### config.mk
export PLATFORM = sky130hd
export DESIGN_NAME = conv_kernel
export DESIGN_NICKNAME = conv_kernel
export VERILOG_FILES = /design/flow/design.v
export SDC_FILE = /design/flow/constraint.sdc
export NUM_CORES = 4
export LEC_CHECK = 0
export ABC_AREA = 1
export CAP_MARGIN = 20
export CORE_ASPECT_RATIO = 0.5
export CORE_MARGIN = 2
export CORE_UTILIZATION = 71
export CTS_CLUSTER_DIAMETER = 357
export CTS_CLUSTER_SIZE = 100
export PLACE_DENSITY = 0.37
export SETUP_SLACK_MARGIN = 1.56
export SLEW_MARGIN = 20
export TNS_END_PERCENT = 5
### constraint.sdc
create_clock -name core_clock -period 6.46 [get_ports {clk}]
set_input_delay 1.2920 -clock core_clock [delete_from_list [all_inputs] [get_ports {clk}]]
set_output_delay 1.2920 -clock core_clock [all_outputs]
set_load 0.01 [all_outputs]
### design.v
module floating_mult (
  input         s_axis_a_tvalid,
  input  [31:0] s_axis_a_tdata,
  input         s_axis_b_tvalid,
  input  [31:0] s_axis_b_tdata,
  output        m_axis_result_tvalid,
  output [31:0] m_axis_result_tdata
);
wire [31:0] a = s_axis_a_tdata;
wire [31:0] b = s_axis_b_tdata;
wire        sa = a[31];
wire        sb = b[31];
wire [7:0]  ea = a[30:23];
wire [7:0]  eb = b[30:23];
wire [22:0] fa = a[22:0];
wire [22:0] fb = b[22:0];
wire a_zero = (ea == 8'd0);
wire b_zero = (eb == 8'd0);
wire a_inf  = (ea == 8'hFF) && (fa == 23'd0);
wire b_inf  = (eb == 8'hFF) && (fb == 23'd0);
wire a_nan  = (ea == 8'hFF) && (fa != 23'd0);
wire b_nan  = (eb == 8'hFF) && (fb != 23'd0);
wire        s = sa ^ sb;
wire [47:0] p = {1'b1, fa} * {1'b1, fb};
wire signed [10:0] e0 = $signed({3'b000, ea}) + $signed({3'b000, eb}) - 11'sd127;
reg  [22:0] m;
reg         g;
reg         st;
reg  signed [10:0] e1;
always @(*) begin
  if (p[47]) begin
    m  = p[46:24];
    g  = p[23];
    st = |p[22:0];
    e1 = e0 + 11'sd1;
  end else begin
    m  = p[45:23];
    g  = p[22];
    st = |p[21:0];
    e1 = e0;
  end
end
wire        rnd = g & (st | m[0]);
wire [23:0] mr  = {1'b0, m} + {23'd0, rnd};
wire signed [10:0] e2 = mr[23] ? e1 + 11'sd1 : e1;
wire [22:0] mf  = mr[22:0];
reg [31:0] r;
always @(*) begin
  if (a_nan || b_nan || (a_inf && b_zero) || (b_inf && a_zero))
    r = 32'h7FC00000;
  else if (a_inf || b_inf)
    r = {s, 8'hFF, 23'd0};
  else if (a_zero || b_zero)
    r = {s, 31'd0};
  else if (e2 >= 11'sd255)
    r = {s, 8'hFF, 23'd0};
  else if (e2 <= 11'sd0)
    r = {s, 31'd0};
  else
    r = {s, e2[7:0], mf};
end
assign m_axis_result_tdata  = r;
assign m_axis_result_tvalid = 1'b1;
endmodule
module floating_adder (
  input         s_axis_a_tvalid,
  input  [31:0] s_axis_a_tdata,
  input         s_axis_a_tlast,
  input         s_axis_b_tvalid,
  input  [31:0] s_axis_b_tdata,
  output        m_axis_result_tvalid,
  output [31:0] m_axis_result_tdata,
  output        m_axis_result_tlast
);
wire [31:0] a = s_axis_a_tdata;
wire [31:0] b = s_axis_b_tdata;
wire a_zero = (a[30:23] == 8'd0);
wire b_zero = (b[30:23] == 8'd0);
wire a_inf  = (a[30:23] == 8'hFF) && (a[22:0] == 23'd0);
wire b_inf  = (b[30:23] == 8'hFF) && (b[22:0] == 23'd0);
wire a_nan  = (a[30:23] == 8'hFF) && (a[22:0] != 23'd0);
wire b_nan  = (b[30:23] == 8'hFF) && (b[22:0] != 23'd0);
wire        swap = (b[30:0] > a[30:0]);
wire [31:0] x = swap ? b : a;
wire [31:0] y = swap ? a : b;
wire        sx = x[31];
wire        sy = y[31];
wire [7:0]  ex = x[30:23];
wire [7:0]  ey = y[30:23];
wire [7:0]  d  = ex - ey;
wire        sub = sx ^ sy;
wire [26:0] mx = {1'b1, x[22:0], 3'b000};
wire [26:0] my = {1'b1, y[22:0], 3'b000};
wire        far    = (d >= 8'd27);
wire [26:0] my_sh  = far ? 27'd0 : (my >> d[4:0]);
wire [26:0] lost   = far ? my : (my & ~(27'h7FFFFFF << d[4:0]));
wire        sticky = |lost;
wire [26:0] my_al = {my_sh[26:1], my_sh[0] | sticky};
wire [27:0] s0 = sub ? ({1'b0, mx} - {1'b0, my_al}) : ({1'b0, mx} + {1'b0, my_al});
reg  [4:0]  lz;
always @(*) begin
  casez (s0[26:0])
    27'b1??????????????????????????: lz = 5'd0;
    27'b01?????????????????????????: lz = 5'd1;
    27'b001????????????????????????: lz = 5'd2;
    27'b0001???????????????????????: lz = 5'd3;
    27'b00001??????????????????????: lz = 5'd4;
    27'b000001?????????????????????: lz = 5'd5;
    27'b0000001????????????????????: lz = 5'd6;
    27'b00000001???????????????????: lz = 5'd7;
    27'b000000001??????????????????: lz = 5'd8;
    27'b0000000001?????????????????: lz = 5'd9;
    27'b00000000001????????????????: lz = 5'd10;
    27'b000000000001???????????????: lz = 5'd11;
    27'b0000000000001??????????????: lz = 5'd12;
    27'b00000000000001?????????????: lz = 5'd13;
    27'b000000000000001????????????: lz = 5'd14;
    27'b0000000000000001???????????: lz = 5'd15;
    27'b00000000000000001??????????: lz = 5'd16;
    27'b000000000000000001?????????: lz = 5'd17;
    27'b0000000000000000001????????: lz = 5'd18;
    27'b00000000000000000001???????: lz = 5'd19;
    27'b000000000000000000001??????: lz = 5'd20;
    27'b0000000000000000000001?????: lz = 5'd21;
    27'b00000000000000000000001????: lz = 5'd22;
    27'b000000000000000000000001???: lz = 5'd23;
    27'b0000000000000000000000001??: lz = 5'd24;
    27'b00000000000000000000000001?: lz = 5'd25;
    27'b000000000000000000000000001: lz = 5'd26;
    default:                          lz = 5'd27;
  endcase
end
wire [26:0] n  = s0[27] ? {s0[27:2], s0[1] | s0[0]} : (s0[26:0] << lz);
wire signed [9:0] en = s0[27] ? $signed({2'b00, ex}) + 10'sd1
                              : $signed({2'b00, ex}) - $signed({5'd0, lz});
wire        g   = n[2];
wire        st  = n[1] | n[0];
wire [22:0] m   = n[25:3];
wire        rnd = g & (st | m[0]);
wire [23:0] mr  = {1'b0, m} + {23'd0, rnd};
wire signed [9:0] e2 = mr[23] ? en + 10'sd1 : en;
reg [31:0] r;
always @(*) begin
  if (a_nan || b_nan || (a_inf && b_inf && (a[31] != b[31])))
    r = 32'h7FC00000;
  else if (a_inf)
    r = a;
  else if (b_inf)
    r = b;
  else if (a_zero && b_zero)
    r = {a[31] & b[31], 31'd0};
  else if (b_zero)
    r = a;
  else if (a_zero)
    r = b;
  else if (s0 == 28'd0)
    r = 32'd0;
  else if (e2 >= 10'sd255)
    r = {sx, 8'hFF, 23'd0};
  else if (e2 <= 10'sd0)
    r = {sx, 31'd0};
  else
    r = {sx, e2[7:0], mr[22:0]};
end
assign m_axis_result_tdata  = r;
assign m_axis_result_tvalid = 1'b1;
assign m_axis_result_tlast  = 1'b0;
endmodule
module conv_kernel(
	clk,
	rst_n,
	clear,
	i_pixel,
	i_weight,
	o_pixel
);
parameter	WIDTH	=	32;
input					clk;
input					rst_n;
input					clear;
input	[WIDTH-1:0]		i_pixel;
input	[WIDTH-1:0]		i_weight;
output	[WIDTH-1:0]		o_pixel;
reg		[WIDTH-1:0]		o_pixel;
reg		[WIDTH-1:0]		mult_a;
reg		[WIDTH-1:0]		mult_b;
wire	[WIDTH-1:0]		product;
reg		[WIDTH-1:0]		add_a;
reg		[WIDTH-1:0]		add_b;
wire	[WIDTH-1:0]		sum;
always @(posedge clk, negedge rst_n)	begin
	if(!rst_n) begin
		mult_a		<=	32'b0;
		mult_b		<=	32'b0;
	end
	else begin
		mult_a		<=	i_pixel;
		mult_b		<=	i_weight;
	end
end
always @(posedge clk, negedge rst_n)	begin
	if(!rst_n) begin
		add_a		<=	32'b0;
		add_b		<=	32'b0;
	end
	else if (clear) begin
		add_a		<=	32'b0;
		add_b		<=	32'b0;
	end			
	else begin
		add_a		<=	product;
		add_b		<=	sum;
	end
end
always @(posedge clk, negedge rst_n)	begin
	if(!rst_n) begin
		o_pixel		<=	32'b0;
	end
	else if (clear) begin
		o_pixel		<=	32'b0;
	end
	else begin
		o_pixel		<=	sum;
	end
end
floating_adder U_floating_adder (
  .s_axis_a_tvalid(),             
  .s_axis_a_tdata(add_a),               
  .s_axis_a_tlast(),               
  .s_axis_b_tvalid(),             
  .s_axis_b_tdata(add_b),               
  .m_axis_result_tvalid(),   
  .m_axis_result_tdata(sum),     
  .m_axis_result_tlast()     
);
floating_mult U_floating_mult (
  .s_axis_a_tvalid(),             
  .s_axis_a_tdata(mult_a),               
  .s_axis_b_tvalid(),             
  .s_axis_b_tdata(mult_b),               
  .m_axis_result_tvalid(),   
  .m_axis_result_tdata(product)     
);
endmodule
### run.sh
#!/bin/bash
# the make line also repeats each setting of config.mk as NAME=value (left out here)
make -C /OpenROAD-flow-scripts/flow DESIGN_CONFIG=/design/flow/config.mk WORK_HOME=/design/flow/orfs CLKGATE_MAP_FILE= finish
==> results of run 1 <==
==> summary.txt, run 1 <==
run results: outcome=aborted with a tool error, Stopped at=4_1_cts, stop err=[ERROR DPL-0033] detailed placement checks failed during check placement., Yosys warnings=3, register share after synthesis=0.08838, simple share=0.2976, Init Core Util=0.7207, Synth top cell by count=nand2_1, Avg Cell Area, Syn=approximately 6.8 um^2, number of enable flip-flop cells=0, cell taking the most area after synthesis=fa_1, row cnt=58, area of the core=50290 um^2, die area=52980 um^2, syn_nets=about 6k, Yosys top cell area share=0.2679, Syn Std Cell Area=around 36000 um^2, Area after DPL=45340 um^2, Die W=323.5 um, HPWL after DPL=119.0 mm, Die Height=approximately 160 um, Commonest flop=dfrtp_1, chip area line of the yosys report=36240 um^2, Post-synth ARST share=1.000, adder share=0.3621, # Cells Yosys=around 5.3k, Mapped Cells=around 5.3k, dpl cells=~7k, I/O Pins=99, top cells by count=1538 x nand2_1, 1145 x inv_1, 485 x fa_1, 376 x nand3_1, 273 x ha_1, gpl congestion=approximately 1.2, Yosys reg bits=between 100 and 150, yosys xor share=0.02655, PortBufs=98, Synth area leaders=fa_1 27%, nand2_1 16%, inv_1 12%, Dominant comb cell=adder cells, Synth mux share=0.0002762, Cell variety after synth=73, DP Worst Slack=-4245 ps, aoi share=0.07512
==> run 2, diff against run 1 <==
Settings changed: ABC_AREA 1 to default, CELL_PAD_IN_SITES_DETAIL_PLACEMENT from default to 0, CORE_ASPECT_RATIO 0.5 to default, CORE_UTILIZATION 71 to 72, CTS_CLUSTER_DIAMETER 357 to 362, CTS_CLUSTER_SIZE 100 to 41, GPL_ROUTABILITY_DRIVEN from default to 1, MAX_ROUTING_LAYER from default to met4, PLACE_DENSITY 0.37 to 0.65, SETUP_SLACK_MARGIN 1.56 to 1.48, SLEW_MARGIN 20 to 40, TNS_END_PERCENT 5 to default.
Clock period 6.46 ns to 5.0 ns, I/O delays scaled along.
==> summary.txt, run 2 <==
run results: HPWL after DPL=120.1 mm, die area=between 50000 and 60000 um^2, # Cells Yosys=4543, row cnt=82, yosys xor share=0.03728, Commonest flop=dfrtp_1, Yosys reg bits=128, I/O Pins=slightly below 100, Synth mux share=0.03064, area of the core=49860 um^2, adder share=0.3627, Stopped at=4_1_cts, Syn Std Cell Area=approximately 36000 um^2, Die W=228.2 um, number of enable flip-flop cells=0, Dominant comb cell=adder cells, Synth top cell by count=inv_1, syn_nets=between 5k and 6k, simple share=0.2109, top cells by count=651 x inv_1, 604 x nand2_1, 485 x fa_1, 278 x a21oi_1, 277 x nor2_1, Init Core Util=0.7257, aoi share=0.1728, gpl congestion=1.305, register share after synthesis=0.08852, cell taking the most area after synthesis=fa_1, Mapped Cells=4543, Die Height=228.2 um, stop err=[ERROR DPL-0033] detailed placement checks failed during check placement., PortBufs=roughly 98, Avg Cell Area, Syn=7.965 um^2, Yosys top cell area share=0.2683, Cell variety after synth=117, chip area line of the yosys report=36180 um^2, Area after DPL=approximately 46000 um^2, dpl cells=6149, outcome=aborted with a tool error, Post-synth ARST share=1.000, Synth area leaders=fa_1 27%, ha_1 9.4%, dfrtp_1 8.9%, Yosys warnings=3
[run 2: per-stage QoR]
| step | TNS, ps | utilization | hold WS [ps] | worst slack [ps] |
|---|---|---|---|---|
| floorplan | -310560 | - | 501.7 | -6440 |
| global placement | -312080 | 0.9203 | 529.2 | -5793 |
| detailed placement | -345580 | 0.9205 | 546.8 | -6405 |
==> run 3, diff against run 2 <==
Settings changed: CELL_PAD_IN_SITES_DETAIL_PLACEMENT 0 to default, CORE_UTILIZATION 72 to 58, CTS_CLUSTER_DIAMETER 362 to default, CTS_CLUSTER_SIZE 41 to default, GPL_ROUTABILITY_DRIVEN 1 to default, MAX_ROUTING_LAYER met4 to default, PLACE_DENSITY 0.65 to default, SETUP_SLACK_MARGIN 1.48 to default, SLEW_MARGIN 40 to 20.
Clock period 5.0 ns to 6.54 ns, I/O delays scaled along.
==> summary.txt, run 3 <==
run results: Avg Cell Area, Syn=7.965 um^2, # Cells Yosys=4543, Stopped at=5_1_grt, Synth top cell by count=inv_1, Yosys warnings=3, Init Core Util=0.5864, total grt overflow=124, stop err=[ERROR GRT-0116] Global routing finished with congestion. Check the congestion regions in the DRC Viewer., Die W=253.8 um, register share after synthesis=0.08852, DP Worst Slack=-4823 ps, row cnt=91, die area=about 64000 um^2, simple share=0.2109, PortBufs=a little under 100, Synth area leaders=fa_1 27%, ha_1 9.4%, dfrtp_1 8.9%, I/O Pins=between 90 and 100, top cells by count=651 x inv_1, 604 x nand2_1, 485 x fa_1, 278 x a21oi_1, 277 x nor2_1, number of enable flip-flop cells=0, syn_nets=5368, clk sink count=128, outcome=aborted with a tool error, gpl congestion=1.101, Cell variety after synth=roughly 120, root buf cell=clkbuf_16, Commonest flop=dfrtp_1, chip area line of the yosys report=approximately 36000 um^2, Yosys top cell area share=0.2683, Die Height=253.8 um, dpl cells=6390, Total Routing Usage GR=0.7492, clk buf depth=2, yosys xor share=0.03728, Area after DPL=46860 um^2, Post-synth ARST share=1.000, adder share=0.3627, H-Tree Depth=4, Syn Std Cell Area=36180 um^2, Yosys reg bits=128, HPWL after DPL=126.2 mm, Dominant comb cell=adder cells, area of the core=between 60000 and 70000 um^2, Synth mux share=0.03064, CTS buffer count=17, cell taking the most area after synthesis=fa_1, Mapped Cells=between 4k and 5k, aoi share=0.1728
run 3: what timing repair did:
action / CTS
resized: 303
buffers inserted: 97
endpoints found under the setup margin: 63
pin swaps: 158
hold buffers: 0
cloned: 8
run 3: stage by stage:
step                TNS [ps]  hold WS (ps)
floorplan            -213540         501.7
global placement     -229080         507.9
detailed placement   -248890         524.2
CTS                  -212070         537.6
run 3: layer usage:
layer / GRT usage / overflow
met3: 0.6021 / 1
met2: 0.9122 / 56
met5: 0.3722 / 1
met1: 0.7476 / 4
met4: 0.7255 / 62
==> run 4, diff against run 3 <==
Settings changed: CORE_UTILIZATION 58 to 72, CTS_CLUSTER_DIAMETER from default to 250, CTS_CLUSTER_SIZE from default to 48, MAX_ROUTING_LAYER from default to met4, PLACE_DENSITY_LB_ADDON from default to 0.06, TNS_END_PERCENT from default to 5.
Clock period 6.54 ns to 10.8 ns, I/O delays scaled along.
==> summary.txt, run 4 <==
run results: Cell variety after synth=~120, HPWL after DPL=108.6 mm, Die Height=228.2 um, Area after DPL=41090 um^2, Init Core Util=0.7257, chip area line of the yosys report=around 36000 um^2, adder share=0.3627, clk sink count=128, Total Routing Usage GR=0.8741, syn_nets=5368, Synth mux share=0.03064, simple share=0.2109, total grt overflow=606, Stopped at=5_1_grt, H-Tree Depth=4, Synth top cell by count=inv_1, clk buf depth=2, Die W=around 230 um, register share after synthesis=0.08852, number of enable flip-flop cells=0, die area=around 52000 um^2, Yosys reg bits=128, yosys xor share=0.03728, Avg Cell Area, Syn=~8 um^2, PortBufs=98, Syn Std Cell Area=between 30000 and 40000 um^2, outcome=aborted with a tool error, Post-synth ARST share=1.000, # Cells Yosys=4543, Yosys warnings=3, Yosys top cell area share=0.2683, aoi share=0.1728, I/O Pins=approximately 99, top cells by count=651 x inv_1, 604 x nand2_1, 485 x fa_1, 278 x a21oi_1, 277 x nor2_1, area of the core=49860 um^2, dpl cells=5564, stop err=[ERROR GRT-0232] Routing congestion too high. Check the congestion heatmap in the GUI., root buf cell=clkbuf_16, Mapped Cells=4543, row cnt=82, gpl congestion=1.201, Synth area leaders=fa_1 27%, ha_1 9.4%, dfrtp_1 8.9%, cell taking the most area after synthesis=fa_1, Dominant comb cell=adder cells, Commonest flop=dfrtp_1, CTS buffer count=17
==> run 4: metrics by stage <==
step	setup slack [ps]	TNS, ps
floorplan	-644.8	-15570
global placement	-87.77	-1463
detailed placement	-511.0	-13530
CTS	0.2762	0
==> run 4: timing repair <==
item / CTS
hold endpoints to repair: 0
hold buffers: 0
pin swaps: 22
setup buffers: 19
resized: 61
setup endpoints to repair: 49
==> run 4: layer usage <==
layer  track usage  overflow
met5             -         -
met3        0.7590        51
met1        0.8675        63
met2        0.9844       324
met4        0.8419       168
==> run 5, diff against run 4 <==
Settings changed: CAP_MARGIN 20 to 10, CELL_PAD_IN_SITES_DETAIL_PLACEMENT from default to 0, CELL_PAD_IN_SITES_GLOBAL_PLACEMENT from default to 0, CORE_ASPECT_RATIO from default to 1.37, CORE_MARGIN 2 to 5, CORE_UTILIZATION 72 to 27, CTS_CLUSTER_DIAMETER 250 to 198, CTS_CLUSTER_SIZE 48 to default, GPL_ROUTABILITY_DRIVEN from default to 0, GPL_TIMING_DRIVEN from default to 0, PLACE_DENSITY_LB_ADDON 0.06 to 0.22, SLEW_MARGIN 20 to 40, TNS_END_PERCENT 5 to 40.
Clock period 10.8 ns to 9.21 ns, I/O delays scaled along.
==> summary.txt, run 5 <==
run metrics: Die Height=438.5 um, Tcrit/Tclk final=1.301, worst path required time=approximately 9600 ps, outcome=failed layout checks, RR Endpoint=add_b[3], adder share=0.3627, vias in the first global route=36.74k, Mapped Cells=~4.5k, fin worst setup slack=-2771 ps, tool warning count=54, # Cells Yosys=4543, Synth top cell by count=inv_1, Via Count=35.15k, area of the core=133400 um^2, Area after DPL=39810 um^2, worst-path maximum fanout=10, f_max=83.47 MHz, TritonCTS clock tree=built, global-route wire length before repair=about 230 mm, reg-to-reg slack, setup=-2770 ps, crit path capture type=flop, drt wl/cell=23.30 um, number of enable flip-flop cells=0, H-Tree Depth=4, cell taking the most area after synthesis=fa_1, initial antenna violation count=0, PortBufs=between 90 and 100, Cell variety after synth=117, Layout Skew=around 25 ps, slowest cell on the critical path=or4_4, register share after synthesis=0.08852, Yosys reg bits=between 100 and 150, Least-Margin Pin Slew=around 910 ps, DR iter-0 viols=3174, sum of buffers and inverters on the critical path=13, Setup crit end=add_b[3], n_diodes=0, RSZ-0062 raised after global routing=true, simple share=0.2109, Yosys top cell area share=0.2683, clk sink count=128, Top delay family on crit path=AND-OR/OR-AND gates, antenna viol nets, final=0, total grt overflow=0, row cnt=between 150 and 200, clk buf depth=2, yosys xor share=0.03728, pin count of the biggest net entering global routing=68, drt pass-1 iters=6, root buf cell=clkbuf_16, worst hold margin=roughly 600 ps, Final Max-Slew Violation Tally=0, crit path kind=flop to flop, max cap viols=0, Yosys warnings=3, synthesis-to-finish area growth=21.25%, Final nets=approximately 5.7k, fill count=14.13k, die area=141500 um^2, Synth area leaders=fa_1 27%, ha_1 9.4%, dfrtp_1 8.9%, Total Routing Usage GR=0.2195, Post-synth ARST share=1.000, Avg Cell Area, Syn=between 7 and 8 um^2, top cells by count=651 x inv_1, 604 x nand2_1, 485 x fa_1, 278 x a21oi_1, 277 x nor2_1, clock-pin slew of the registers on the worst-case setup and hold paths=70 ps, Fail Reasons=setup timing, fin area=43870 um^2, clk latency of the worst-skew pair=approximately 500 ps, hold_buf cts=0, Init Core Util=0.2713, I/O Pins=about 99, Remaining DRCs=0, CP Depth=between 50 and 60, Max stage delay on crit path=590 ps, minimum clock period after layout=11980 ps, Die W=322.8 um, CTS buffer count=17, worst hold endpoint=add_a[31], TNS Setup=-117180 ps, Commonest flop=dfrtp_1, Slew HR=0.3865, kind of start point of the critical path=flop, chip area line of the yosys report=36180 um^2, Hold Crit Class=flop to flop, Synth mux share=0.03064, Reg-to-Reg Start=add_a[22], post-DR vias/cell=5.309, CP startpoint=add_a[22], Final Hold Viols=0, Dominant comb cell=adder cells, Finished Core Util=0.3289, WHS Path Cells=2, Syn Std Cell Area=36180 um^2, routed wire length=154.3 mm, Final setup viols=approximately 63, Critical Path AT=12340 ps, syn_nets=5368, HPWL after DPL=approximately 120 mm, aoi share=0.1728, HP Start=mult_b[31], worst r2r path cells=54
## run 5: timing repair
| action | CTS | global route |
|---|---|---|
| gates cloned | 3 | 1 |
| setup endpoints to repair | 63 | 63 |
| setup buffers | 178 | 37 |
| gates resized | 447 | 82 |
| pin swaps | 114 | 74 |
| endpoints found under the hold margin | 0 | 0 |
## run 5: layout make-up
| type | count | area (um^2) | area share |
|---|---|---|---|
| multi-input cells | 3517 | 31090 | 0.7087 |
| flip-flops and latches | 128 | 3293 | 0.07506 |
| repair buffers | 314 | 2818 | 0.06422 |
| inverters | 657 | 2499 | 0.05695 |
| well taps | 1749 | 2188 | 0.04988 |
| plain buffers | 224 | 1389 | 0.03166 |
| clock buffers | 17 | 425.4 | 0.009696 |
| clock inverters | 15 | 168.9 | 0.003850 |
## run 5: per-layer routing
layer,vias up,wire [um],global-route usage
met3,513,8095,0.02451
met1,17320,56390,0.2378
met5,-,0,-
li1,15790,-,-
met2,1532,78660,0.3933
met4,0,11110,0.1171
## run 5: through the flow
stage | setup slack [ps] | instances
after global routing | -3065 | 6621
after detailed placement | -6020 | 6393
final | -2771 | 6621
after floorplan | -2235 | 4543
after CTS | -2454 | 6591
after global placement | -6070 | 6390
==> run 6, diff against run 5 <==
Settings changed: ABC_AREA from default to 1, CAP_MARGIN 10 to 40, CELL_PAD_IN_SITES_DETAIL_PLACEMENT 0 to 1, CELL_PAD_IN_SITES_GLOBAL_PLACEMENT 0 to 3, CORE_ASPECT_RATIO 1.37 to default, CORE_MARGIN 5 to 2, CORE_UTILIZATION 27 to 40, CTS_CLUSTER_DIAMETER 198 to 283, CTS_CLUSTER_SIZE from default to 30, GPL_TIMING_DRIVEN 0 to default, PLACE_DENSITY_LB_ADDON 0.22 to 0.24, SETUP_SLACK_MARGIN from default to 0.69, SLEW_MARGIN 40 to 20, TNS_END_PERCENT 40 to 95.
Clock period 9.21 ns to 7.35 ns, I/O delays scaled along.
==> summary.txt, run 6 <==
run metrics: RR Endpoint=add_a[21], hold_buf cts=0, Critical Path AT=10940 ps, HP Start=mult_b[31], crit path capture type=flop, tool warning count=55, WHS Path Cells=2, Yosys top cell area share=0.2679, Init Core Util=0.4033, Remaining DRCs=0, register share after synthesis=0.08838, total grt overflow=0, max cap viols=1, minimum clock period after layout=10570 ps, Yosys reg bits=~130, Max stage delay on crit path=570 ps, Hold Crit Class=flop to flop, worst-path maximum fanout=7, Syn Std Cell Area=~36000 um^2, post-DR vias/cell=5.372, RSZ-0062 raised after global routing=true, crit path kind=flop to flop, initial antenna violation count=1, I/O Pins=99, Setup crit end=add_a[21], n_diodes=0, Die Height=~310 um, Final Hold Viols=0, HPWL after DPL=129.3 mm, routed wire length=174.8 mm, adder share=0.3621, aoi share=0.07512, CTS buffer count=17, CP Depth=60, Synth mux share=0.0002762, drt pass-1 iters=6, Fail Reasons=capacitance limit, slew limit, setup timing, worst path required time=a little under 8000 ps, Top delay family on crit path=adder cells, Die W=305.0 um, Via Count=~42k, # Cells Yosys=roughly 5.3k, reg-to-reg slack, setup=-3220 ps, global-route wire length before repair=252.4 mm, DR iter-0 viols=2889, Commonest flop=dfrtp_1, CP startpoint=mult_b[2], top cells by count=1538 x nand2_1, 1145 x inv_1, 485 x fa_1, 376 x nand3_1, 273 x ha_1, cell taking the most area after synthesis=fa_1, Slew HR=-0.1478, PortBufs=98, synthesis-to-finish area growth=45.16%, non-filler cells, final=7785, pin count of the biggest net entering global routing=62, Synth top cell by count=nand2_1, kind of start point of the critical path=flop, TritonCTS clock tree=built, f_max=94.61 MHz, clk sink count=128, Yosys warnings=3, Dominant comb cell=adder cells, Cell variety after synth=73, worst hold margin=between 600 and 700 ps, antenna viol nets, final=0, Synth area leaders=fa_1 27%, nand2_1 16%, inv_1 12%, Final nets=7421, fin worst setup slack=-3220 ps, worst hold endpoint=add_a[31], Least-Margin Pin Slew=1704 ps, die area=93030 um^2, drt wl/cell=22.46 um, simple share=0.2976, Final setup viols=63, worst r2r path cells=60, Tcrit/Tclk final=1.438, clk latency of the worst-skew pair=510 ps, syn_nets=6144, H-Tree Depth=4, Avg Cell Area, Syn=between 6 and 7 um^2, Worst path most repeated cell=nand2_2, root buf cell=clkbuf_16, Layout Skew=27.97 ps, Final Max-Slew Violation Tally=3, slowest cell on the critical path=fa_1, dpl cells=7484, outcome=failed layout checks, chip area line of the yosys report=36240 um^2, Mapped Cells=5319, vias in the first global route=44.55k, clk buf depth=2, row cnt=110, Post-synth ARST share=1.000, sum of buffers and inverters on the critical path=14, Reg-to-Reg Start=mult_b[2], number of enable flip-flop cells=0, Total Routing Usage GR=0.3584, area of the core=89870 um^2, yosys xor share=0.02655, clock-pin slew of the registers on the worst-case setup and hold paths=70 ps
[run 6: metal layers]
metal	global-route usage	wire length [um]
met4	0.1697	11440
met2	0.6158	85540
met3	0.03644	8591
met5	-	0
met1	0.4208	69240
[run 6: area by class of cell]
type	count	area (um^2)
fill	11420	37260
multi-input combinational	3823	30490
timing repair buffer	1460	12410
inverter	1166	4423
sequential	128	3233
tap	1176	1471
clock buffer	17	425.4
clock inverter	15	163.9
[run 6: repair_timing]
item / in CTS / in global routing
resized: 449 / 337
setup endpoints to repair: 63 / 63
setup buffers: 192 / 64
pin swaps: 158 / 177
gates cloned: 10 / 2
[run 6: metrics by stage]
step	setup slack, ps	utilization	instance area (um^2)	TNS (ps)
6_report	-3220	0.5854	52610	-191420
5_1_grt	-3649	0.5854	52610	-216540
4_1_cts	-2479	0.5640	50690	-143010
3_5_place_dp	-3150	0.5200	46730	-189730
3_3_place_gp	-2847	0.5190	46640	-170850
2_1_floorplan	-2153	-	36800	-125380
==> run 7, diff against run 6 <==
Settings changed: ABC_AREA 1 to default, CAP_MARGIN 40 to 20, CELL_PAD_IN_SITES_DETAIL_PLACEMENT 1 to 0, CELL_PAD_IN_SITES_GLOBAL_PLACEMENT 3 to default, CORE_UTILIZATION 40 to 50, CTS_CLUSTER_DIAMETER 283 to 382, CTS_CLUSTER_SIZE 30 to default, GPL_ROUTABILITY_DRIVEN 0 to 1, MAX_ROUTING_LAYER met4 to default, PLACE_DENSITY_LB_ADDON 0.24 to default, SETUP_SLACK_MARGIN 0.69 to default, SLEW_MARGIN 20 to 40, TNS_END_PERCENT 95 to default.
Clock period 7.35 ns to 9.21 ns, I/O delays scaled along.
==> summary.txt, run 7 <==
run metrics: initial antenna violation count=2, crit path capture type=flop, worst hold endpoint=add_a[31], Critical Path AT=between 10000 and 15000 ps, Total Routing Usage GR=0.3741, Setup crit end=add_b[14], vias in the first global route=38.69k, TritonCTS clock tree=built, clk buf depth=2, Post-synth ARST share=1.000, number of enable flip-flop cells=0, crit path kind=flop to flop, register share after synthesis=0.08852, RR Endpoint=add_b[14], kind of start point of the critical path=flop, gpl congestion=1.024, Highest Signal Layer=met5, total grt overflow=0, clock-pin slew of the registers on the worst-case setup and hold paths=roughly 70 ps, yosys xor share=0.03728, reg-to-reg slack, setup=-1790 ps, row cnt=approximately 100, Dominant comb cell=adder cells, Tcrit/Tclk final=1.195, Reg-to-Reg Start=add_b[22], Final Hold Viols=0, HP Start=mult_b[31], Slew HR=0.3089, drt pass-1 iters=6, routed wire length=140.3 mm, max cap viols=0, Yosys reg bits=128, sum of buffers and inverters on the critical path=13, clk latency of the worst-skew pair=480 ps, PortBufs=98, # Cells Yosys=4543, Mapped Cells=4543, Die Height=~270 um, Synth area leaders=fa_1 27%, ha_1 9.4%, dfrtp_1 8.9%, Via Count=37.96k, Syn Std Cell Area=approximately 36000 um^2, WHS Path Cells=2, CP Depth=57, worst r2r path cells=57, post-DR vias/cell=5.721, global-route wire length before repair=216.4 mm, outcome=failed layout checks, met2 wire len=66.03 mm, area of the core=71610 um^2, HPWL after DPL=113.4 mm, worst-path maximum fanout=6, Yosys warnings=3, RSZ-0062 raised after global routing=true, Hold Crit Class=flop to flop, Fail Reasons=setup timing, Synth top cell by count=inv_1, die area=between 70000 and 80000 um^2, Final Max-Slew Violation Tally=0, minimum clock period after layout=around 11000 ps, Yosys top cell area share=0.2683, adder share=0.3627, Remaining DRCs=0, synthesis-to-finish area growth=40.73%, drt wl/cell=21.15 um, antenna viol nets, final=0, Cell variety after synth=117, H-Tree Depth=4, simple share=0.2109, root buf cell=clkbuf_16, tool warning count=approximately 54, Die W=273.0 um, top cells by count=651 x inv_1, 604 x nand2_1, 485 x fa_1, 278 x a21oi_1, 277 x nor2_1, DR iter-0 viols=3109, CTS buffer count=17, chip area line of the yosys report=roughly 36000 um^2, Commonest flop=dfrtp_1, Avg Cell Area, Syn=7.965 um^2, TNS Setup=-58510 ps, fin worst setup slack=-1792 ps, slowest cell on the critical path=a222oi_1, Least-Margin Pin Slew=1037 ps, Final nets=6496, Top delay family on crit path=AND-OR/OR-AND gates, Max stage delay on crit path=630 ps, I/O Pins=99, worst path required time=9560 ps, f_max=between 90 and 100 MHz, Synth mux share=0.03064, aoi share=0.1728, Final setup viols=53, pin count of the biggest net entering global routing=70, met1 wire length=approximately 56 mm, CP startpoint=add_b[22], syn_nets=5368, clk sink count=128, routed wl met3=approximately 10 mm, Layout Skew=between 20 and 30 ps, cell taking the most area after synthesis=fa_1, Init Core Util=0.5053
[run 7: per-layer routing]
metal | global-route usage | up-vias
li1 | - | 17400
met1 | 0.4690 | 18540
met2 | 0.6243 | 1583
met3 | 0.06036 | 434
met4 | 0.1911 | 4
met5 | 0 | -
[run 7: area by class of cell]
class | count | area, um^2
repair buffers | 1349 | 11380
well taps | 950 | 1189
diodes | 1 | 2.502
inverters | 657 | 2482
flip-flops and latches | 128 | 3234
clock buffers | 17 | 425.4
clock inverters | 15 | 197.7
fillers | 5790 | 20690
multi-input cells | 3518 | 32010
[run 7: timing repair]
action                     in CTS  in global routing
cloned                          6                  2
buffers inserted              112                 86
pin swaps                     131                202
hold buffers                    0                  0
gates resized                 306                274
setup endpoints to repair      62                 63
[run 7: through the flow]
step                hold WS (ps)  utilization  instance area [um^2]  setup slack, ps  cells
CTS                        600.8       0.6865                 49160            -1487   6560
global route               621.2       0.7111                 50920            -2154   6634
global placement           584.6       0.6439                 46110            -2073   6413
floorplan                  501.7            -                 36660            -2230   4543
finish                     609.2       0.7111                 50920            -1792   6635
detailed placement         585.5       0.6441                 46120            -2237   6413
==> run 8, diff against run 7 <==
Settings changed: CELL_PAD_IN_SITES_DETAIL_PLACEMENT 0 to default, CORE_UTILIZATION 50 to 61, CTS_CLUSTER_DIAMETER 382 to default, GPL_ROUTABILITY_DRIVEN 1 to default, MAX_ROUTING_LAYER from default to met4, PLACE_DENSITY from default to 0.6, SETUP_SLACK_MARGIN from default to -0.75, SLEW_MARGIN 40 to 20.
Clock period 9.21 ns to 9.7 ns, I/O delays scaled along.
==> summary.txt, run 8 <==
run results: outcome=aborted with a tool error, Stopped at=5_1_grt, Synth area leaders=fa_1 27%, ha_1 9.4%, dfrtp_1 8.9%, HPWL after DPL=118.7 mm, Mapped Cells=4543, gpl congestion=~1.1, Die W=approximately 250 um, root buf cell=clkbuf_16, clk sink count=128, Avg Cell Area, Syn=7.965 um^2, number of enable flip-flop cells=0, Syn Std Cell Area=36180 um^2, # Cells Yosys=4543, adder share=0.3627, simple share=0.2109, row cnt=89, Commonest flop=dfrtp_1, Post-synth ARST share=1.000, DP Worst Slack=-1663 ps, PortBufs=between 90 and 100, H-Tree Depth=4, Dominant comb cell=adder cells, Synth mux share=0.03064, register share after synthesis=0.08852, top cells by count=651 x inv_1, 604 x nand2_1, 485 x fa_1, 278 x a21oi_1, 277 x nor2_1, CTS buffer count=17, Yosys top cell area share=0.2683, Init Core Util=0.6154, dpl cells=between 6k and 7k, hold_buf cts=0, cell taking the most area after synthesis=fa_1, Cell variety after synth=117, syn_nets=roughly 5.4k, chip area line of the yosys report=about 36000 um^2, Synth top cell by count=inv_1, Yosys reg bits=128, clk buf depth=2, Yosys warnings=3, area of the core=58800 um^2, Area after DPL=44770 um^2, I/O Pins=99, aoi share=0.1728, Die Height=247.6 um, die area=61280 um^2, yosys xor share=0.03728
run 8: stage by stage:
step / util / TNS (ps)
2_1_floorplan: - / -50790
3_3_place_gp: 0.7615 / -38330
3_5_place_dp: 0.7615 / -54660
4_1_cts: 0.7786 / -43700
run 8: what timing repair did:
action / in CTS
gates resized: 52
endpoints found under the setup margin: 31
pin swaps: 26
setup buffers: 28
==> run 9, diff against run 8 <==
Settings changed: CORE_UTILIZATION 61 to 65, CTS_CLUSTER_DIAMETER from default to 340, PLACE_DENSITY 0.6 to default, SETUP_SLACK_MARGIN -0.75 to -0.76.
Clock period 9.7 ns to 9.64 ns, I/O delays scaled along.
==> summary.txt, run 9 <==
run metrics: global-route wire length before repair=227.7 mm, drt wl/cell=25.65 um, RSZ-0062 raised after global routing=true, worst r2r path cells=57, Final Max-Slew Violation Tally=0, Via Count=between 40k and 50k, Top delay family on crit path=AND-OR/OR-AND gates, root buf cell=clkbuf_16, non-filler cells, final=about 6.2k, top cells by count=651 x inv_1, 604 x nand2_1, 485 x fa_1, 278 x a21oi_1, 277 x nor2_1, crit path capture type=flop, slowest cell on the critical path=or3_1, f_max=88.50 MHz, adder share=0.3627, PortBufs=98, simple share=0.2109, H-Tree Depth=4, Yosys warnings=3, syn_nets=5368, Remaining DRCs=0, dpl cells=6075, yosys xor share=0.03728, Area after DPL=roughly 45000 um^2, row cnt=86, Avg Cell Area, Syn=7.965 um^2, kind of start point of the critical path=flop, clk sink count=128, tool warning count=~58, initial antenna violation count=4, worst hold endpoint=add_a[31], RR Endpoint=add_b[1], Synth mux share=0.03064, antenna viol nets, final=0, worst-path maximum fanout=11, Post-synth ARST share=1.000, Critical Path AT=11660 ps, Yosys top cell area share=0.2683, minimum clock period after layout=11300 ps, fin worst setup slack=-1659 ps, Synth top cell by count=inv_1, Slew HR=0.1440, DR iter-0 viols=6948, Init Core Util=0.6568, register share after synthesis=0.08852, Die W=239.9 um, drt pass-1 iters=17, HPWL after DPL=112.6 mm, gpl congestion=~1.2, sum of buffers and inverters on the critical path=12, Synth area leaders=fa_1 27%, ha_1 9.4%, dfrtp_1 8.9%, Final setup viols=62, WHS Path Cells=2, outcome=failed layout checks, Mapped Cells=between 4k and 5k, crit path kind=flop to flop, Max stage delay on crit path=530 ps, Finished Core Util=0.8606, Hold Crit Class=flop to flop, die area=between 50000 and 60000 um^2, Tcrit/Tclk final=1.172, aoi share=0.1728, area of the core=55090 um^2, Cell variety after synth=117, CTS buffer count=17, Least-Margin Pin Slew=1271 ps, CP Depth=57, post-DR vias/cell=about 6.8, Die Height=239.9 um, routed wire length=159.3 mm, HP Start=mult_a[31], clock-pin slew of the registers on the worst-case setup and hold paths=70 ps, reg-to-reg slack, setup=-1660 ps, Setup crit end=add_b[1], chip area line of the yosys report=about 36000 um^2, TritonCTS clock tree=built, Layout Skew=roughly 20 ps, Reg-to-Reg Start=add_a[22], Yosys reg bits=128, Dominant comb cell=adder cells, clk buf depth=2, Final Hold Viols=0, fin area=47420 um^2, Fail Reasons=setup timing, Commonest flop=dfrtp_1, vias in the first global route=41.72k, Final nets=between 6k and 7k, Worst path most repeated cell=buf_4, Syn Std Cell Area=between 30000 and 40000 um^2, max cap viols=0, total grt overflow=0, cell taking the most area after synthesis=fa_1, I/O Pins=99, clk latency of the worst-skew pair=490 ps, # Cells Yosys=4543, synthesis-to-finish area growth=31.04%, Total Routing Usage GR=0.5348, number of enable flip-flop cells=0, CP startpoint=add_a[22], worst path required time=10000 ps, pin count of the biggest net entering global routing=67
[run 9: cell type report]
type | instances | area [um^2]
clock buffers | 17 | 425.4
clock inverters | 15 | 166.4
repair buffers | 1123 | 9230
multi-input cells | 3519 | 30930
flip-flops and latches | 128 | 3226
well taps | 748 | 935.9
fillers | 2875 | 7677
inverters | 657 | 2494
diodes | 4 | 10.01
[run 9: through the flow]
stage / setup TNS, ps / hold slack (ps) / setup WS, ps
floorplan: -52950 / 501.7 / -1800
global placement: -43750 / 554.3 / -1466
detailed placement: -59590 / 550.0 / -1903
CTS: -38470 / 561.7 / -966.6
global route: -87050 / 591.2 / -2053
finish: -70490 / 569.6 / -1659
[run 9: what timing repair did]
| action | 4_1_cts | 5_1_grt |
|---|---|---|
| gates cloned | 4 | 1 |
| gates resized | 99 | 180 |
| hold buffers | 0 | 0 |
| setup endpoints to repair | 31 | 54 |
| pin swaps | 63 | 70 |
| setup buffers | 75 | 43 |
[run 9: routing by layer]
| metal | wire length, um | vias to the layer above | GRT usage |
|---|---|---|---|
| li1 | - | 16940 | - |
| met1 | 49750 | 19220 | 0.5706 |
| met2 | 68870 | 4080 | 0.8137 |
| met3 | 22180 | 1707 | 0.1672 |
| met4 | 18490 | 0 | 0.4510 |
| met5 | 0 | - | - |
==> run 10, diff against run 9 <==
Settings changed: CTS_CLUSTER_DIAMETER 340 to default, PLACE_DENSITY from default to 0.6, SETUP_SLACK_MARGIN -0.76 to 2.49.
Clock period 9.64 ns to 12.7 ns, I/O delays scaled along.
==> summary.txt, run 10 <==
run results: outcome=aborted with a tool error, Stopped at=5_1_grt, CTS buffer count=17, Yosys warnings=3, area of the core=55090 um^2, root buf cell=clkbuf_16, register share after synthesis=0.08852, Synth top cell by count=inv_1, aoi share=0.1728, dpl cells=5329, top cells by count=651 x inv_1, 604 x nand2_1, 485 x fa_1, 278 x a21oi_1, 277 x nor2_1, PortBufs=98, clk sink count=128, I/O Pins=99, Synth mux share=0.03064, Yosys top cell area share=0.2683, Syn Std Cell Area=36180 um^2, H-Tree Depth=4, row cnt=86, die area=57570 um^2, Init Core Util=0.6568, chip area line of the yosys report=between 30000 and 40000 um^2, HPWL after DPL=101.9 mm, Post-synth ARST share=1.000, Cell variety after synth=117, hold_buf cts=0, gpl congestion=between 1 and 1.5, Dominant comb cell=adder cells, Mapped Cells=4543, # Cells Yosys=4543, Die Height=between 200 and 250 um, Avg Cell Area, Syn=7.965 um^2, simple share=0.2109, clk buf depth=2, number of enable flip-flop cells=0, syn_nets=5368, Die W=239.9 um, Synth area leaders=fa_1 27%, ha_1 9.4%, dfrtp_1 8.9%, Commonest flop=dfrtp_1, cell taking the most area after synthesis=fa_1, yosys xor share=0.03728, adder share=0.3627, Yosys reg bits=128
run 10: what timing repair did:
action,4_1_cts
pin swaps,123
gates resized,330
endpoints found under the setup margin,62
buffers inserted,152
gates cloned,7
run 10: per-stage QoR:
step | instance area (um^2) | hold slack, ps | worst slack [ps]
after floorplan | 36530 | 501.7 | 1260
after global placement | 38760 | 560.9 | 626.2
after detailed placement | 38770 | 564.2 | 524.0
after CTS | 41950 | 574.5 | 2065
==> run 11, diff against run 10 <==
Settings changed: CORE_UTILIZATION 65 to 69, CTS_CLUSTER_SIZE from default to 100, MAX_ROUTING_LAYER met4 to default, PLACE_DENSITY 0.6 to default, SETUP_SLACK_MARGIN 2.49 to default.
Clock period 12.7 ns to 9.81 ns, I/O delays scaled along.
==> summary.txt, run 11 <==
run results: Synth area leaders=fa_1 27%, ha_1 9.4%, dfrtp_1 8.9%, clk buf depth=2, outcome=aborted with a tool error, HPWL after DPL=106.9 mm, stop err=[ERROR GRT-0232] Routing congestion too high. Check the congestion heatmap in the GUI., Commonest flop=dfrtp_1, Post-synth ARST share=1.000, Yosys top cell area share=0.2683, Total Routing Usage GR=0.6647, Yosys reg bits=128, CTS buffer count=17, register share after synthesis=0.08852, Mapped Cells=between 4k and 5k, Avg Cell Area, Syn=7.965 um^2, Yosys warnings=3, adder share=0.3627, yosys xor share=0.03728, total grt overflow=3, # Cells Yosys=between 4k and 5k, Die Height=233 um, DP Worst Slack=-1451 ps, Synth top cell by count=inv_1, cell taking the most area after synthesis=fa_1, PortBufs=slightly below 100, I/O Pins=99, hold_buf cts=0, syn_nets=5368, Dominant comb cell=adder cells, chip area line of the yosys report=~36000 um^2, Die W=233 um, die area=approximately 54000 um^2, row cnt=slightly above 80, aoi share=0.1728, simple share=0.2109, H-Tree Depth=4, Stopped at=5_1_grt, gpl congestion=1.205, area of the core=51610 um^2, Syn Std Cell Area=36180 um^2, clk sink count=128, top cells by count=651 x inv_1, 604 x nand2_1, 485 x fa_1, 278 x a21oi_1, 277 x nor2_1, Init Core Util=0.7011, Cell variety after synth=117, root buf cell=clkbuf_16, number of enable flip-flop cells=0, Synth mux share=0.03064
==> run 11: stage by stage <==
stage	utilization	std cells	setup TNS, ps	area, um^2
after floorplan	-	4543	-45740	36530
after global placement	0.8487	5911	-33630	43800
after detailed placement	0.8487	5911	-45770	43800
after CTS	0.8762	5981	-23860	45220
==> run 11: per-layer routing <==
metal,GRT usage,GRT overflow
met5,0.1186,0
met1,0.6795,0
met3,0.4580,0
met2,0.8844,2
met4,0.6119,1
==> run 11: repair_timing <==
action | CTS
pin swaps | 58
resized | 120
cloned | 3
buffers inserted | 35
setup endpoints to repair | 54
==> run 12, diff against run 11 <==
Settings changed: CORE_UTILIZATION 69 to 65, CTS_CLUSTER_SIZE 100 to default, SETUP_SLACK_MARGIN from default to -0.76.
Clock period 9.81 ns to 10.8 ns, I/O delays scaled along.
==> summary.txt, run 12 <==
run metrics: outcome=failed layout checks, Fail Reasons=setup timing, Total Routing Usage GR=0.5060, worst-path maximum fanout=23, worst hold endpoint=add_a[31], vias in the first global route=39.02k, f_max=slightly below 90 MHz, crit path capture type=flop, Synth area leaders=fa_1 27%, ha_1 9.4%, dfrtp_1 8.9%, # Cells Yosys=4543, worst path required time=roughly 11000 ps, minimum clock period after layout=11250 ps, yosys xor share=0.03728, Worst path most repeated cell=buf_4, adder share=0.3627, hold_buf cts=0, Setup crit end=add_b[18], Final Hold Viols=0, Die Height=239.9 um, CP Depth=50, HPWL after DPL=109.8 mm, Reg-to-Reg Start=add_a[21], Cell variety after synth=between 100 and 150, clk buf depth=2, clk latency of the worst-skew pair=roughly 480 ps, Tcrit/Tclk final=1.042, sum of buffers and inverters on the critical path=10, global-route wire length before repair=220.3 mm, HP Start=mult_b[31], PortBufs=98, RR Endpoint=add_b[18], Commonest flop=dfrtp_1, die area=roughly 58000 um^2, Final setup viols=around 54, cell taking the most area after synthesis=fa_1, Yosys warnings=3, Hold Crit Class=flop to flop, register share after synthesis=0.08852, area of the core=55090 um^2, aoi share=0.1728, worst r2r path cells=50, initial antenna violation count=2, crit path kind=flop to flop, drt pass-1 iters=9, total grt overflow=0, TritonCTS clock tree=built, Dominant comb cell=adder cells, Top delay family on crit path=AND-OR/OR-AND gates, Yosys reg bits=approximately 130, Via Count=roughly 38k, dpl cells=approximately 5.7k, CP startpoint=add_a[21], Final Max-Slew Violation Tally=0, WHS Path Cells=2, reg-to-reg slack, setup=-450 ps, synthesis-to-finish area growth=17.43%, Layout Skew=23.02 ps, Synth top cell by count=inv_1, Syn Std Cell Area=36180 um^2, simple share=0.2109, Slew HR=0.1263, Critical Path AT=roughly 12000 ps, kind of start point of the critical path=flop, gpl congestion=1.110, routed wire length=between 100 and 150 mm, antenna viol nets, final=0, top cells by count=651 x inv_1, 604 x nand2_1, 485 x fa_1, 278 x a21oi_1, 277 x nor2_1, max cap viols=0, root buf cell=clkbuf_16, post-DR vias/cell=roughly 6.7, number of enable flip-flop cells=0, clock-pin slew of the registers on the worst-case setup and hold paths=70 ps, Init Core Util=0.6568, slowest cell on the critical path=or4_4, Final nets=5805, Die W=about 240 um, Least-Margin Pin Slew=1297 ps, fill count=roughly 3.7k, chip area line of the yosys report=between 30000 and 40000 um^2, non-filler cells, final=approximately 5.7k, DR iter-0 viols=around 5.1k, Post-synth ARST share=1.000, Remaining DRCs=0, syn_nets=5368, row cnt=86, Yosys top cell area share=0.2683, fin worst setup slack=-454.4 ps, Max stage delay on crit path=600 ps, drt wl/cell=about 25 um, pin count of the biggest net entering global routing=70, Avg Cell Area, Syn=between 7 and 8 um^2, CTS buffer count=17, I/O Pins=99, tool warning count=approximately 53, Synth mux share=0.03064, clk sink count=128, Mapped Cells=4543, H-Tree Depth=4
run 12: routing by layer:
metal,share of wire,vias up,global-route usage
met5,0.00052,-,0.007792
met4,0.11,4,0.4397
met3,0.12,1135,0.1476
met2,0.44,3312,0.7885
met1,0.33,17870,0.5689
li1,-,16000,-
run 12: final cells by class:
cell class | instances | area [um^2] | area share
Sequential cell | 128 | 3208 | 0.07550
Multi-Input combinational cell | 3517 | 29930 | 0.7043
Clock inverter | 15 | 163.9 | 0.003857
Antenna cell | 1 | 2.502 | 0.00005889
Timing Repair Buffer | 659 | 5356 | 0.1261
Clock buffer | 17 | 425.4 | 0.01001
Inverter | 657 | 2475 | 0.05824
Tap cell | 748 | 935.9 | 0.02202
run 12: metrics by stage:
step / utilization / cell area [um^2] / TNS (ps) / hold slack [ps] / worst slack (ps)
finish: 0.7713 / 42490 / -15410 / 517.5 / -454.4
global route: 0.7713 / 42490 / -37360 / 541.2 / -944.5
CTS: 0.7652 / 42160 / -15150 / 521.1 / -637.8
detailed placement: 0.7545 / 41570 / -11760 / 515.1 / -494.0
global placement: 0.7544 / 41560 / -3154 / 506.7 / -188.3
floorplan: - / 36450 / -18610 / 501.7 / -750.8
run 12: what timing repair did:
| item | in CTS | in global routing |
|---|---|---|
| gates resized | 0 | 46 |
| endpoints found under the setup margin | 0 | 31 |
| buffers inserted | 0 | 14 |
==> run 13, diff against run 12 <==
Settings changed: ABC_AREA from default to 1, CELL_PAD_IN_SITES_GLOBAL_PLACEMENT from default to 0, CORE_ASPECT_RATIO from default to 1.4, CORE_UTILIZATION 65 to 36, MAX_ROUTING_LAYER from default to met5, PLACE_DENSITY_LB_ADDON from default to 0.2, SETUP_SLACK_MARGIN -0.76 to default, TNS_END_PERCENT from default to 25.
Clock period 10.8 ns to 10.2 ns, I/O delays scaled along.
==> summary.txt, run 13 <==
run metrics: outcome=no timing/DRC/antenna violations, Init Core Util=0.3633, chip area line of the yosys report=36240 um^2, adder share=0.3621, Max stage delay on crit path=580 ps, tool warning count=~53, RSZ-0062 raised after global routing=true, total grt overflow=0, PortBufs=a little under 100, Final Hold Viols=0, Top delay family on crit path=adder cells, Cell variety after synth=73, cell taking the most area after synthesis=fa_1, aoi share=0.07512, clk buf depth=2, routed wire length=139.3 mm, antenna viol nets, final=0, syn_nets=6144, Yosys top cell area share=0.2679, Hold Crit Class=flop to flop, minimum clock period after layout=9894 ps, sum of buffers and inverters on the critical path=14, CTS buffer count=17, Synth area leaders=fa_1 27%, nand2_1 16%, inv_1 12%, top cells by count=1538 x nand2_1, 1145 x inv_1, 485 x fa_1, 376 x nand3_1, 273 x ha_1, H-Tree Depth=4, f_max=around 100 MHz, WHS Path Cells=4, Yosys warnings=3, worst hold endpoint=add_b[11], slowest cell on the critical path=fa_1, Final setup viols=0, Final nets=6976, Yosys reg bits=128, Total Routing Usage GR=0.2676, Synth top cell by count=nand2_1, # Cells Yosys=5319, worst hold margin=636.6 ps, crit path kind=flop to flop, worst path required time=approximately 11000 ps, TNS Setup=0 ps, Syn Std Cell Area=36240 um^2, gpl congestion=slightly below 1, drt pass-1 iters=5, DR iter-0 viols=around 2.0k, hold_buf cts=0, Die Height=379.4 um, dpl cells=~7.3k, Commonest flop=dfrtp_1, HP Start=add_a[11], max cap viols=0, number of enable flip-flop cells=0, clk latency of the worst-skew pair=480 ps, post-DR vias/cell=~5, CP Depth=55, row cnt=137, Tcrit/Tclk final=0.9700, kind of start point of the critical path=flop, Setup crit end=add_a[3], TritonCTS clock tree=built, Reg-to-Reg Start=mult_a[15], non-filler cells, final=7487, yosys xor share=0.02655, Critical Path AT=10250 ps, Avg Cell Area, Syn=6.814 um^2, Via Count=36.80k, HPWL after DPL=118.4 mm, worst r2r path cells=55, global-route wire length before repair=212.5 mm, Dominant comb cell=adder cells, vias in the first global route=approximately 38k, Slew HR=0.2481, Remaining DRCs=0, Least-Margin Pin Slew=1116 ps, pin count of the biggest net entering global routing=67, clock-pin slew of the registers on the worst-case setup and hold paths=70 ps, Post-synth ARST share=1.000, worst-path maximum fanout=19, register share after synthesis=0.08838, RR Endpoint=add_a[3], clk sink count=roughly 130, Layout Skew=15.96 ps, synthesis-to-finish area growth=31.96%, area of the core=99760 um^2, drt wl/cell=18.61 um, Worst path most repeated cell=nand2_1, Synth mux share=0.0002762, I/O Pins=99, Mapped Cells=about 5.3k, CP startpoint=mult_a[15], Die W=272.2 um, reg-to-reg slack, setup=310 ps, root buf cell=clkbuf_16, die area=103300 um^2, initial antenna violation count=4, simple share=0.2976, Final Max-Slew Violation Tally=0, crit path capture type=flop
==> run 13: per-layer routing <==
layer | part of all wire | vias up | track usage
met1 | 0.36 | 17770 | 0.2758
met4 | 0.073 | 0 | 0.1589
li1 | - | 17870 | -
met3 | 0.029 | 356 | 0.02499
met2 | 0.53 | 807 | 0.5196
met5 | 0 | - | 0
==> run 13: layout make-up <==
class | count | area (um^2)
clock buffers | 18 | 439.2
diodes | 4 | 10.01
repair buffers | 1015 | 8625
well taps | 1320 | 1652
multi-input cells | 3823 | 29310
clock inverters | 13 | 155.1
flip-flops and latches | 128 | 3229
fillers | 10380 | 51940
inverters | 1166 | 4404
==> run 13: repair_timing <==
item,4_1_cts,5_1_grt
gates resized,78,465
setup buffers,19,93
gates cloned,2,6
pin swaps,11,217
endpoints found under the setup margin,62,62
==> run 13: stage by stage <==
| step | utilization | instance area [um^2] | setup slack [ps] |
|---|---|---|---|
| 2_1_floorplan | - | 36240 | 220.8 |
| 3_3_place_gp | 0.4414 | 44040 | -726.6 |
| 3_5_place_dp | 0.4414 | 44040 | -799.2 |
| 4_1_cts | 0.4524 | 45130 | -57.33 |
| 5_1_grt | 0.4794 | 47830 | -282.8 |
| 6_report | 0.4794 | 47830 | 305.5 |
==> run 14, diff against run 13 <==
Settings changed: ABC_AREA 1 to default, CELL_PAD_IN_SITES_GLOBAL_PLACEMENT 0 to default, CORE_ASPECT_RATIO 1.4 to default, CORE_UTILIZATION 36 to 40, MAX_ROUTING_LAYER met5 to default, PLACE_DENSITY_LB_ADDON 0.2 to default, SETUP_SLACK_MARGIN from default to 3.15, TNS_END_PERCENT 25 to default.
Clock period 10.2 ns to 11.8 ns, I/O delays scaled along.
==> summary.txt, run 14 <==
run metrics: Remaining DRCs=0, Setup crit end=add_b[20], initial antenna violation count=1, clk buf depth=2, crit path kind=flop to flop, Slew HR=0.3083, TNS Setup=0 ps, yosys xor share=0.03728, top cells by count=651 x inv_1, 604 x nand2_1, 485 x fa_1, 278 x a21oi_1, 277 x nor2_1, RSZ-0062 raised after global routing=true, H-Tree Depth=4, clk sink count=between 100 and 150, pin count of the biggest net entering global routing=74, vias in the first global route=36.97k, row cnt=about 110, I/O Pins=roughly 100, multi-input logic area=32210 um^2, routed wire length=144.9 mm, Final nets=5947, Commonest flop=dfrtp_1, HP Start=mult_a[31], register share after synthesis=0.08852, HPWL after DPL=108.4 mm, Synth mux share=0.03064, clk latency of the worst-skew pair=around 500 ps, syn_nets=5368, Layout Skew=14.21 ps, dpl cells=5937, DR iter-0 viols=3187, kind of start point of the critical path=flop, Total Routing Usage GR=0.3114, CP Depth=around 57, drt wl/cell=22.95 um, Yosys top cell area share=0.2683, TritonCTS clock tree=built, worst r2r path cells=57, outcome=no timing/DRC/antenna violations, crit path capture type=flop, aoi share=0.1728, gpl congestion=between 0.9 and 1, non-filler cells, final=6312, number of enable flip-flop cells=0, die area=a little over 90000 um^2, drt pass-1 iters=8, Post-synth ARST share=1.000, Max stage delay on crit path=about 550 ps, f_max=93.10 MHz, Top delay family on crit path=AND-OR/OR-AND gates, reg-to-reg slack, setup=between 1000 and 1500 ps, CP startpoint=add_a[26], Die Height=304.8 um, Cell variety after synth=117, Final Hold Viols=0, Final Max-Slew Violation Tally=0, Reg-to-Reg Start=add_a[26], Least-Margin Pin Slew=1035 ps, worst path required time=12170 ps, Synth area leaders=fa_1 27%, ha_1 9.4%, dfrtp_1 8.9%, clock-pin slew of the registers on the worst-case setup and hold paths=about 60 ps, minimum clock period after layout=10740 ps, tool warning count=54, max cap viols=0, Dominant comb cell=adder cells, Avg Cell Area, Syn=7.965 um^2, root buf cell=clkbuf_16, worst-path maximum fanout=8, RR Endpoint=add_b[20], Yosys reg bits=128, fill count=8434, register area=roughly 3300 um^2, area of the core=89870 um^2, WHS Path Cells=2, worst hold endpoint=add_a[31], antenna viol nets, final=0, total grt overflow=0, global-route wire length before repair=222.3 mm, Synth top cell by count=inv_1, hold_buf cts=0, post-DR vias/cell=5.747, Final setup viols=0, Tcrit/Tclk final=0.9102, # Cells Yosys=4543, Critical Path AT=roughly 11000 ps, chip area line of the yosys report=36180 um^2, cell taking the most area after synthesis=fa_1, Via Count=36.27k, Yosys warnings=3, Hold Crit Class=flop to flop, Mapped Cells=4543, simple share=0.2109, PortBufs=98, Die W=304.8 um, synthesis-to-finish area growth=31.05%, sum of buffers and inverters on the critical path=11, adder share=0.3627, Init Core Util=0.4026, CTS buffer count=17, slowest cell on the critical path=or4_4, Syn Std Cell Area=36180 um^2
## run 14: area by class of cell
cell class / instances / area share
repair inverters: 1 / 0.0001319
repair buffers: 795 / 0.1541
diodes: 1 / 0.00005277
multi-input cells: 3522 / 0.6793
clock inverters: 14 / 0.003272
flip-flops and latches: 128 / 0.07034
inverters: 657 / 0.05256
well taps: 1176 / 0.03103
clock buffers: 18 / 0.009261
## run 14: metrics by stage
step | hold WS, ps | setup WS [ps] | utilization | instance area (um^2)
after CTS | 596.2 | 1221 | 0.5148 | 46270
after global routing | 604.4 | 538.5 | 0.5276 | 47420
after detailed placement | 583.4 | 116.6 | 0.4562 | 41000
final | 585.4 | 1059 | 0.5276 | 47420
after global placement | 581.2 | 156.6 | 0.4561 | 40990
after floorplan | 501.7 | 360.1 | - | 37070
## run 14: what timing repair did
item                                    CTS  global route
setup buffers                           257            72
resized                                 479           140
pin swaps                               188            80
hold endpoints to repair                  0             0
gates cloned                             13             0
endpoints found under the setup margin   63            63
## run 14: metal layers
metal	vias to the layer above	track usage	wire (um)
met5	-	0	0
met4	0	0.1527	8029
met3	407	0.04902	10460
met2	1616	0.5241	68980
met1	17950	0.3890	57410
li1	16300	-	-
==> run 15, diff against run 14 <==
Settings changed: ABC_AREA from default to 1, CAP_MARGIN 20 to 40, CELL_PAD_IN_SITES_DETAIL_PLACEMENT from default to 1, CELL_PAD_IN_SITES_GLOBAL_PLACEMENT from default to 3, CORE_ASPECT_RATIO from default to 1.79, CTS_CLUSTER_DIAMETER from default to 283, CTS_CLUSTER_SIZE from default to 31, GPL_ROUTABILITY_DRIVEN from default to 0, MAX_ROUTING_LAYER from default to met4, PLACE_DENSITY_LB_ADDON from default to 0.24, SETUP_SLACK_MARGIN 3.15 to 0.69, TNS_END_PERCENT from default to 95.
Clock period 11.8 ns to 8.43 ns, I/O delays scaled along.
==> summary.txt, run 15 <==
run metrics: Reg-to-Reg Start=mult_b[2], Synth area leaders=fa_1 27%, nand2_1 16%, inv_1 12%, # Cells Yosys=5319, DR iter-0 viols=2133, dpl cells=7479, Syn Std Cell Area=36240 um^2, tool warning count=55, CTS buffer count=17, sum of buffers and inverters on the critical path=11, post-DR vias/cell=5.454, pin count of the biggest net entering global routing=around 63, Final setup viols=62, Die W=229.0 um, Dominant comb cell=adder cells, Mapped Cells=5319, Max stage delay on crit path=~610 ps, PortBufs=about 98, Final Hold Viols=0, kind of start point of the critical path=flop, drt wl/cell=24.65 um, adder share=0.3621, clock-pin slew of the registers on the worst-case setup and hold paths=70 ps, Init Core Util=0.4038, cell taking the most area after synthesis=fa_1, crit path kind=flop to flop, Final Max-Slew Violation Tally=0, worst hold margin=~630 ps, max cap viols=0, Yosys top cell area share=0.2679, worst path required time=a little under 9000 ps, Top delay family on crit path=adder cells, area of the core=89760 um^2, simple share=0.2976, HP Start=add_b[31], register share after synthesis=0.08838, syn_nets=6144, Total Routing Usage GR=0.3986, Final nets=7488, Slew HR=0.3811, drt pass-1 iters=5, worst hold endpoint=add_b[31], initial antenna violation count=21, Commonest flop=dfrtp_1, row cnt=147, I/O Pins=99, synthesis-to-finish area growth=46.79%, clk latency of the worst-skew pair=470 ps, reg-to-reg slack, setup=-2570 ps, Setup crit end=add_a[22], Via Count=43.03k, Synth mux share=0.0002762, Hold Crit Class=flop to flop, H-Tree Depth=4, Synth top cell by count=nand2_1, non-filler cells, final=7890, root buf cell=clkbuf_16, Avg Cell Area, Syn=6.814 um^2, CP startpoint=mult_b[2], number of enable flip-flop cells=0, vias in the first global route=48.04k, TritonCTS clock tree=built, worst-path maximum fanout=5, TNS Setup=-136180 ps, clk buf depth=2, HPWL after DPL=138.7 mm, Die Height=406.7 um, f_max=90.91 MHz, global-route wire length before repair=272.9 mm, die area=93130 um^2, RSZ-0062 raised after global routing=true, yosys xor share=0.02655, clk sink count=128, routed wire length=194.5 mm, Cell variety after synth=73, top cells by count=1538 x nand2_1, 1145 x inv_1, 485 x fa_1, 376 x nand3_1, 273 x ha_1, hold_buf cts=0, RR Endpoint=add_a[22], slowest cell on the critical path=fa_1, WHS Path Cells=1, Post-synth ARST share=1.000, outcome=failed layout checks, Yosys warnings=3, Fail Reasons=setup timing, fin worst setup slack=-2570 ps, Remaining DRCs=0, Worst path most repeated cell=nand2_2, Tcrit/Tclk final=1.305, total grt overflow=0, minimum clock period after layout=11000 ps, Critical Path AT=11360 ps, Least-Margin Pin Slew=between 900 and 1000 ps, crit path capture type=flop, chip area line of the yosys report=36240 um^2, CP Depth=67, worst r2r path cells=67, antenna viol nets, final=0, aoi share=0.07512, Layout Skew=13.34 ps, Yosys reg bits=approximately 130
run 15: cell type report:
type / count / area (um^2)
Fill cell: 11450 / 36560
Multi-Input combinational cell: 3824 / 30610
Timing Repair Buffer: 1526 / 12800
Inverter: 1166 / 4410
Sequential cell: 128 / 3239
Tap cell: 1192 / 1491
Clock buffer: 20 / 456.7
Clock inverter: 11 / 132.6
Antenna cell: 23 / 57.56
run 15: metrics by stage:
stage	utilization	area, um^2	setup slack (ps)
after floorplan	-	36800	-1073
after global placement	0.5167	46380	-2366
after detailed placement	0.5182	46520	-2584
after CTS	0.5632	50550	-1572
after global routing	0.5927	53200	-2996
final	0.5927	53200	-2570
run 15: what timing repair did:
action | CTS | global route
buffers inserted | 232 | 115
endpoints found under the setup margin | 63 | 63
pin swaps | 165 | 257
resized | 412 | 421
gates cloned | 5 | 3
run 15: layer usage:
layer,GRT usage,vias up,wire length [um],share of wire
met5,-,-,0,0
met4,0.3725,0,24040,0.12
met3,0.05796,1134,10270,0.053
met2,0.7456,1681,101800,0.52
met1,0.3351,21310,58360,0.30
li1,-,18910,-,-
